pepper:
## cordic_advanced
module cordic_advanced #(
    parameter DATA_WIDTH = 18,           
    parameter ANGLE_WIDTH = 32,          
    parameter ITERATIONS = 18,           
    parameter PIPELINE_STAGES = 18       
)(
    input  wire                         clk,
    input  wire                         rst_n,
    input  wire                         enable,
    input  wire signed [DATA_WIDTH-1:0] x_in,
    input  wire signed [DATA_WIDTH-1:0] y_in,
    input  wire signed [ANGLE_WIDTH-1:0] z_in,           
    input  wire                         data_valid_in,
    output wire                         data_ready_out,
    output wire signed [DATA_WIDTH:0]   x_out,
    output wire signed [DATA_WIDTH:0]   y_out,
    output wire signed [ANGLE_WIDTH-1:0] z_out,
    output wire                         data_valid_out,
    input  wire                         data_ready_in,
    output wire                         overflow,
    output wire [15:0]                  iterations_count,
    output wire [31:0]                  throughput_counter
);
    localparam real CORDIC_GAIN = 1.646760258121;
    localparam signed [DATA_WIDTH-1:0] K_INVERSE = 
        (DATA_WIDTH == 16) ? 16'd19898 :
        (DATA_WIDTH == 18) ? 18'd79593 :
        (DATA_WIDTH == 20) ? 20'd318371 : 16'd19898;
    function [ANGLE_WIDTH-1:0] atan_lut;
        input integer idx;
        begin
            case(idx)
                0:  atan_lut = 32'h20000000;   
                1:  atan_lut = 32'h12E4051E;   
                2:  atan_lut = 32'h09FB385B;   
                3:  atan_lut = 32'h051111D4;   
                4:  atan_lut = 32'h028B0D43;   
                5:  atan_lut = 32'h0145D7E1;   
                6:  atan_lut = 32'h00A2F61E;   
                7:  atan_lut = 32'h00517C55;   
                8:  atan_lut = 32'h0028BE53;   
                9:  atan_lut = 32'h00145F2E;   
                10: atan_lut = 32'h000A2F98;   
                11: atan_lut = 32'h000517CC;   
                12: atan_lut = 32'h00028BE6;   
  ...
Size: about 190 I/O pins.
clock: 3.64 ns
lec_check: 0
cap_margin: 20
core_margin: 2
core_utilization: 70
slew_margin: 20
run.sh (not shown) runs the stock make flow with config.mk's settings and CLKGATE_MAP_FILE=.
STATUS run=pepper STAGES=ALL_DONE FINAL_CHECKS=FAILED CAUSE=setup timing
What tundra does differently from pepper at the input level:
- CORE_UTILIZATION: 70 -> 72
- CTS_CLUSTER_DIAMETER: unset -> 362
- the clock period (ns, I/O delays scaled along): 3.64 -> 4.04
--- outcome ---
- tundra ended with every stage complete and zero timing, DRC or antenna violations.
- In tundra the net count of the finished layout turned out 627 lower than in pepper.
- On die footprint, tundra does better than pepper.
- [tundra] die span in x fell about 1.4% relative to pepper
--- input diff tundra..violet ---
- clearing CTS_CLUSTER_DIAMETER, which used to be 362
- swapping 72 for 70 in CORE_UTILIZATION
- swapping 4.04 for 3.7 in the clock period (ns, I/O delays scaled along)
==> comparison <==
In violet the number of buffers other than clock buffers in the final layout turned out 483 higher than in tundra. violet falls short of tundra in first-pass GRT wire length. Changes observed in violet relative to tundra: horizontal die size rose by about 1.4%, register-to-register slack shrank by 120 ps, flip-flop and latch area level. No crash in violet: every stage finished, but the layout fails its final checks due to setup timing. Between tundra and violet, the floorplan core density is lower for violet. Higher post-synthesis to final-layout area growth goes to violet over tundra. Between tundra and violet, fraction of the core area covered by cells at the end of the flow is lower for tundra, violet comes in above that.
## Diff of input files: amber against violet
- CELL_PAD_IN_SITES_DETAIL_PLACEMENT: unset -> 2
- CORE_UTILIZATION: 70 -> 40
- SETUP_SLACK_MARGIN: unset -> 1.23
- the clock period (ns, I/O delays scaled along): 3.7 -> 4.5
### Flow results
- Of amber and violet, not a single run came through the flow clean.
- FAIL amber @ global routing: tool exited with error
- violet: flow complete, layout not clean; failing: setup timing
- | placement-stage worst setup slack | lower: violet |
- Cmp amber vs violet: number of cell rows higher in amber
- violet -> amber: number of gates resized after cts increased by more than 100%


== run A ==
Starting RTL as in the previous note.
==> flow/config.mk <==
export PLATFORM = sky130hd
export DESIGN_NAME = cordic_advanced
export DESIGN_NICKNAME = cordic_advanced
export VERILOG_FILES = /design/flow/design.v
export SDC_FILE = /design/flow/constraint.sdc
export NUM_CORES = 4
export LEC_CHECK = 0
export CAP_MARGIN = 20
export CELL_PAD_IN_SITES_DETAIL_PLACEMENT = 0
export CORE_ASPECT_RATIO = 1.22
export CORE_MARGIN = 2
export CORE_UTILIZATION = 19
export CTS_CLUSTER_SIZE = 10
export GPL_ROUTABILITY_DRIVEN = 0
export MAX_ROUTING_LAYER = met5
export SETUP_SLACK_MARGIN = 1.23
export SLEW_MARGIN = 5
export TNS_END_PERCENT = 90
==> flow/constraint.sdc <==
create_clock -name core_clock -period 6.36 [get_ports {clk}]
set_input_delay 1.2720 -clock core_clock [delete_from_list [all_inputs] [get_ports {clk}]]
set_output_delay 1.2720 -clock core_clock [all_outputs]
set_load 0.01 [all_outputs]
Run A completed every stage of the flow, and the final layout passed the timing, DRC and antenna checks.
> inputs changed (run A -> run B)
==> flow/config.mk <==
export PLATFORM = sky130hd
export DESIGN_NAME = cordic_advanced
export DESIGN_NICKNAME = cordic_advanced
export VERILOG_FILES = /design/flow/design.v
export SDC_FILE = /design/flow/constraint.sdc
export NUM_CORES = 4
export LEC_CHECK = 0
export CAP_MARGIN = 20
export CORE_MARGIN = 2
export CORE_UTILIZATION = 40
export SLEW_MARGIN = 20
==> flow/constraint.sdc <==
create_clock -name core_clock -period 4.5 [get_ports {clk}]
set_input_delay 0.9000 -clock core_clock [delete_from_list [all_inputs] [get_ports {clk}]]
set_output_delay 0.9000 -clock core_clock [all_outputs]
set_load 0.01 [all_outputs]
Notes after the runs:
Run B did not stop at any stage, and its layout met the timing, DRC and antenna checks. Run B ended up with y_pipe[11][18] as its end point of the critical path; run A ended up with z_pipe[10][29]. Compared with run A, run B ends up with a smaller final cell area. Final critical-path share of the clock period in run B vs run A: up 19 points. Run B ends up with lower number of global-route vias before repair than run A does. Compare run B and run A | die boundary height higher: run A. Core area: run B better than run A. As of run B, average via count per standard cell had risen by more than 10% compared to run A. Non-clock buffer count (run B vs. run A) increases by more than 10%.
#### Input delta (run C over run B)
diff --git a/flow/config.mk b/flow/config.mk
--- a/flow/config.mk
+++ b/flow/config.mk
@@ -8,4 +8,5 @@
 export CAP_MARGIN = 20
 export CORE_MARGIN = 2
-export CORE_UTILIZATION = 40
+export CORE_UTILIZATION = 72
+export CTS_CLUSTER_SIZE = 32
 export SLEW_MARGIN = 20
==> flow/constraint.sdc <==
create_clock -name core_clock -period 3.11 [get_ports {clk}]
set_input_delay 0.6220 -clock core_clock [delete_from_list [all_inputs] [get_ports {clk}]]
set_output_delay 0.6220 -clock core_clock [all_outputs]
set_load 0.01 [all_outputs]
### Flow results
global routing: run C exited with error. Run B has completed all stages; timing, DRC and antenna checks passed. Post-CTS setup repair buffer count: run C higher than run B. Compared with run B, in run C chip area in the Yosys report comparable; starting density of the core increased 32 points; half-perimeter wire length after detailed placement grew by about 20%; standard-cell row count moved down; multiplexer share of the synthesized area ~0 delta. On number of gates given a new drive strength after cts, the lower figure sits with run B, not run C. For routability congestion estimate, dividing the value from run B by the value from run C gives 0.886.
Setup changes, run C to run D
diff --git a/flow/config.mk b/flow/config.mk
--- a/flow/config.mk
+++ b/flow/config.mk
@@ -9,4 +9,7 @@
 export CORE_MARGIN = 2
 export CORE_UTILIZATION = 72
-export CTS_CLUSTER_SIZE = 32
+export CTS_CLUSTER_DIAMETER = 363
+export CTS_CLUSTER_SIZE = 100
+export PLACE_DENSITY = 0.38
+export SETUP_SLACK_MARGIN = 0.46
 export SLEW_MARGIN = 20
==> flow/constraint.sdc <==
create_clock -name core_clock -period 2.43 [get_ports {clk}]
set_input_delay 0.4860 -clock core_clock [delete_from_list [all_inputs] [get_ports {clk}]]
set_output_delay 0.4860 -clock core_clock [all_outputs]
set_load 0.01 [all_outputs]
Notes after the runs:
Run D did not finish; a tool error ended it in clock tree synthesis.
Run C → run D: average cell area after synthesis neither gained nor lost much; area fraction in compound gates neither gained nor lost much; area after synthesis neither gained nor lost much.


The RTL this note starts from:
==> flow/design.v <==
`timescale 1ns / 1ps
module cordic_advanced #(
    parameter DATA_WIDTH = 18,           
    parameter ANGLE_WIDTH = 32,          
    parameter ITERATIONS = 18,           
    parameter PIPELINE_STAGES = 18       
)(
    input  wire                         clk,
    input  wire                         rst_n,
    input  wire                         enable,
    input  wire signed [DATA_WIDTH-1:0] x_in,
    input  wire signed [DATA_WIDTH-1:0] y_in,
    input  wire signed [ANGLE_WIDTH-1:0] z_in,           
    input  wire                         data_valid_in,
    output wire                         data_ready_out,
    output wire signed [DATA_WIDTH:0]   x_out,
    output wire signed [DATA_WIDTH:0]   y_out,
    output wire signed [ANGLE_WIDTH-1:0] z_out,
    output wire                         data_valid_out,
    input  wire                         data_ready_in,
    output wire                         overflow,
    output wire [15:0]                  iterations_count,
    output wire [31:0]                  throughput_counter
);
    localparam real CORDIC_GAIN = 1.646760258121;
    localparam signed [DATA_WIDTH-1:0] K_INVERSE = 
        (DATA_WIDTH == 16) ? 16'd19898 :
        (DATA_WIDTH == 18) ? 18'd79593 :
        (DATA_WIDTH == 20) ? 20'd318371 : 16'd19898;
    function [ANGLE_WIDTH-1:0] atan_lut;
        input integer idx;
        begin
            case(idx)
                0:  atan_lut = 32'h20000000;   
                1:  atan_lut = 32'h12E4051E;   
                2:  atan_lut = 32'h09FB385B;   
                3:  atan_lut = 32'h051111D4;   
                4:  atan_lut = 32'h028B0D43;   
                5:  atan_lut = 32'h0145D7E1;   
                6:  atan_lut = 32'h00A2F61E;   
                7:  atan_lut = 32'h00517C55;   
                8:  atan_lut = 32'h0028BE53;   
                9:  atan_lut = 32'h00145F2E;   
                10: atan_lut = 32'h000A2F98;   
                11: atan_lut = 32'h000517CC;   
                12: atan_lut = 32'h00028BE6;   
                13: atan_lut = 32'h000145F3;   
                14: atan_lut = 32'h0000A2F9;
                15: atan_lut = 32'h0000517D;
                16: atan_lut = 32'h000028BE;
                17: atan_lut = 32'h0000145F;
                18: atan_lut = 32'h00000A2F;
                19: atan_lut = 32'h00000518;
                20: atan_lut = 32'h0000028C;
                21: atan_lut = 32'h00000146;
                22: atan_lut = 32'h000000A3;
                23: atan_lut = 32'h00000051;
                24: atan_lut = 32'h00000028;
                25: atan_lut = 32'h00000014;
                26: atan_lut = 32'h0000000A;
                27: atan_lut = 32'h00000005;
                28: atan_lut = 32'h00000002;
                29: atan_lut = 32'h00000001;
                default: atan_lut = 32'h00000000;
            endcase
        end
    endfunction
    reg signed [DATA_WIDTH:0]   x_pipe [0:PIPELINE_STAGES];
    reg signed [DATA_WIDTH:0]   y_pipe [0:PIPELINE_STAGES];
    reg signed [ANGLE_WIDTH-1:0] z_pipe [0:PIPELINE_STAGES];
    reg                         valid_pipe [0:PIPELINE_STAGES];
    reg [15:0] iteration_counter;
    reg [31:0] throughput_cnt;
    reg        overflow_flag;
    assign data_ready_out = enable;
    assign data_valid_out = valid_pipe[PIPELINE_STAGES];
    assign iterations_count = iteration_counter;
    assign throughput_counter = throughput_cnt;
    assign overflow = overflow_flag;
    wire [1:0] quadrant;
    assign quadrant = z_in[ANGLE_WIDTH-1:ANGLE_WIDTH-2];
    always @(posedge clk or negedge rst_n) begin
        if (!rst_n) begin
            x_pipe[0] <= 0;
            y_pipe[0] <= 0;
            z_pipe[0] <= 0;
            valid_pipe[0] <= 0;
        end else if (enable && data_valid_in) begin
            valid_pipe[0] <= 1'b1;
            case (quadrant)
                2'b00, 2'b11: begin   
                    x_pipe[0] <= {x_in[DATA_WIDTH-1], x_in};
                    y_pipe[0] <= {y_in[DATA_WIDTH-1], y_in};
                    z_pipe[0] <= z_in;
                end
                2'b01: begin   
                    x_pipe[0] <= -{y_in[DATA_WIDTH-1], y_in};
                    y_pipe[0] <= {x_in[DATA_WIDTH-1], x_in};
                    z_pipe[0] <= {2'b00, z_in[ANGLE_WIDTH-3:0]};
                end
                2'b10: begin   
                    x_pipe[0] <= {y_in[DATA_WIDTH-1], y_in};
                    y_pipe[0] <= -{x_in[DATA_WIDTH-1], x_in};
                    z_pipe[0] <= {2'b11, z_in[ANGLE_WIDTH-3:0]};
                end
            endcase
        end else if (enable) begin
            valid_pipe[0] <= 0;
        end
    end
    genvar i;
    generate
        for (i = 0; i < PIPELINE_STAGES; i = i + 1) begin : cordic_pipeline
            wire decision_sign;
            wire signed [DATA_WIDTH:0] x_shifted, y_shifted;
            assign x_shifted = x_pipe[i] >>> i;
            assign y_shifted = y_pipe[i] >>> i;
            assign decision_sign = z_pipe[i][ANGLE_WIDTH-1];
            always @(posedge clk or negedge rst_n) begin
                if (!rst_n) begin
                    x_pipe[i+1] <= 0;
                    y_pipe[i+1] <= 0;
                    z_pipe[i+1] <= 0;
                    valid_pipe[i+1] <= 0;
                end else if (enable) begin
                    valid_pipe[i+1] <= valid_pipe[i];
                    if (valid_pipe[i]) begin
                        if (decision_sign) begin   
                            x_pipe[i+1] <= x_pipe[i] + y_shifted;
                            y_pipe[i+1] <= y_pipe[i] - x_shifted;
                            z_pipe[i+1] <= z_pipe[i] + atan_lut(i);
                        end else begin   
                            x_pipe[i+1] <= x_pipe[i] - y_shifted;
                            y_pipe[i+1] <= y_pipe[i] + x_shifted;
                            z_pipe[i+1] <= z_pipe[i] - atan_lut(i);
                        end
                    end else begin
                        x_pipe[i+1] <= x_pipe[i];
                        y_pipe[i+1] <= y_pipe[i];
                        z_pipe[i+1] <= z_pipe[i];
                    end
                end
            end
        end
    endgenerate
    assign x_out = x_pipe[PIPELINE_STAGES];
    assign y_out = y_pipe[PIPELINE_STAGES];
    assign z_out = z_pipe[PIPELINE_STAGES];
    always @(posedge clk or negedge rst_n) begin
        if (!rst_n) begin
            overflow_flag <= 0;
        end else begin
            if (valid_pipe[PIPELINE_STAGES]) begin
                overflow_flag <= (x_pipe[PIPELINE_STAGES] == {1'b1, {DATA_WIDTH{1'b0}}}) ||
                                 (y_pipe[PIPELINE_STAGES] == {1'b1, {DATA_WIDTH{1'b0}}});
            end
        end
    end
    always @(posedge clk or negedge rst_n) begin
        if (!rst_n) begin
            iteration_counter <= 0;
            throughput_cnt <= 0;
        end else begin
            if (data_valid_in && enable)
                iteration_counter <= iteration_counter + 1;
            if (data_valid_out && data_ready_in)
                throughput_cnt <= throughput_cnt + 1;
        end
    end
endmodule
module cordic_sincos #(
    parameter DATA_WIDTH = 18,
    parameter ANGLE_WIDTH = 32,
    parameter PIPELINE_STAGES = 18
)(
    input  wire                         clk,
    input  wire                         rst_n,
    input  wire                         enable,
    input  wire signed [ANGLE_WIDTH-1:0] angle,
    input  wire                         angle_valid,
    output wire                         angle_ready,
    output wire signed [DATA_WIDTH:0]   cos_out,
    output wire signed [DATA_WIDTH:0]   sin_out,
    output wire                         result_valid,
    input  wire                         result_ready
);
    localparam signed [DATA_WIDTH-1:0] K_INV = 
        (DATA_WIDTH == 16) ? 16'd19898 :
        (DATA_WIDTH == 18) ? 18'd79593 :
        (DATA_WIDTH == 20) ? 20'd318371 : 16'd19898;
    wire overflow;
    wire [15:0] iter_count;
    wire [31:0] throughput;
    cordic_advanced #(
        .DATA_WIDTH(DATA_WIDTH),
        .ANGLE_WIDTH(ANGLE_WIDTH),
        .ITERATIONS(PIPELINE_STAGES),
        .PIPELINE_STAGES(PIPELINE_STAGES)
    ) cordic_core (
        .clk(clk),
        .rst_n(rst_n),
        .enable(enable),
        .x_in(K_INV),
        .y_in({DATA_WIDTH{1'b0}}),
        .z_in(angle),
        .data_valid_in(angle_valid),
        .data_ready_out(angle_ready),
        .x_out(cos_out),
        .y_out(sin_out),
        .z_out(),
        .data_valid_out(result_valid),
        .data_ready_in(result_ready),
        .overflow(overflow),
        .iterations_count(iter_count),
        .throughput_counter(throughput)
    );
endmodule
Settings: LEC_CHECK=0, CAP_MARGIN=15, CELL_PAD_IN_SITES_DETAIL_PLACEMENT=1, CELL_PAD_IN_SITES_GLOBAL_PLACEMENT=3, CORE_ASPECT_RATIO=0.7, CORE_MARGIN=9, CORE_UTILIZATION=15, CTS_CLUSTER_SIZE=14, GPL_ROUTABILITY_DRIVEN=0, GPL_TIMING_DRIVEN=0, MAX_ROUTING_LAYER=met4, MIN_ROUTING_LAYER=met1, PLACE_DENSITY_LB_ADDON=0.18, SETUP_SLACK_MARGIN=1.46, SLEW_MARGIN=40, TNS_END_PERCENT=95; clock period 6.37 ns.
The starting point completed without violations.
==> next run, changes <==
CAP_MARGIN = 20   (was 15)
CELL_PAD_IN_SITES_DETAIL_PLACEMENT = not set   (was 1)
CORE_ASPECT_RATIO = not set   (was 0.7)
GPL_TIMING_DRIVEN = 1   (was 0)
SLEW_MARGIN = 20   (was 40)
Result: Synthesized area stays the same. Wire length drops by 34%. Worst hold slack got worse by 0.025 ns. Register-to-register slack gains 0.29 ns. Critical path depth falls by 2. Clock skew came out lower by 0.012 ns. Worst setup slack improved by 0.29 ns.
==> next run, changes <==
CELL_PAD_IN_SITES_GLOBAL_PLACEMENT = not set   (was 3)
CORE_MARGIN = 2   (was 9)
CORE_UTILIZATION = 40   (was 15)
CTS_CLUSTER_SIZE = not set   (was 14)
GPL_ROUTABILITY_DRIVEN = not set   (was 0)
GPL_TIMING_DRIVEN = not set   (was 1)
MAX_ROUTING_LAYER = not set   (was met4)
MIN_ROUTING_LAYER = not set   (was met1)
PLACE_DENSITY_LB_ADDON = not set   (was 0.18)
SETUP_SLACK_MARGIN = not set   (was 1.46)
TNS_END_PERCENT = not set   (was 95)
clock period = 4.32 ns   (was 6.37 ns; I/O delays follow)
Result: Clock skew climbs by 0.029 ns. Flip-flop count is unchanged. Synthesized cell count stays the same. Non-clock buffer count climbs by 67.
==> next run, changes <==
CORE_UTILIZATION = 72   (was 40)
PLACE_DENSITY = 0.64   (was not set)
SETUP_SLACK_MARGIN = 1.06   (was not set)
clock period = 3.64 ns   (was 4.32 ns; I/O delays follow)
What happened:
- With this change the flow never finished: it broke off in global routing
- area after synthesis does not change
- synthesized cell count is unchanged
- die area went down by 44%
==> next run, changes <==
CORE_UTILIZATION = 38   (was 72)
PLACE_DENSITY = not set   (was 0.64)
SETUP_SLACK_MARGIN = not set   (was 1.06)
clock period = 4.32 ns   (was 3.64 ns; I/O delays follow)
=> The new run went through all stages and came out clean. Area after synthesis is unchanged. Synthesized cell count does not change. Die area climbs by well over a third.
==> next run, changes <==
CORE_ASPECT_RATIO = 0.5   (was not set)
CORE_UTILIZATION = 72   (was 38)
CTS_CLUSTER_DIAMETER = 363   (was not set)
CTS_CLUSTER_SIZE = 100   (was not set)
PLACE_DENSITY = 0.38   (was not set)
SETUP_SLACK_MARGIN = 0.46   (was not set)
clock period = 2.43 ns   (was 4.32 ns; I/O delays follow)
Effect:
- The changed run died in clock tree synthesis
- die area fell by well over a third
- synthesized cell count stays the same
- area after synthesis is unchanged
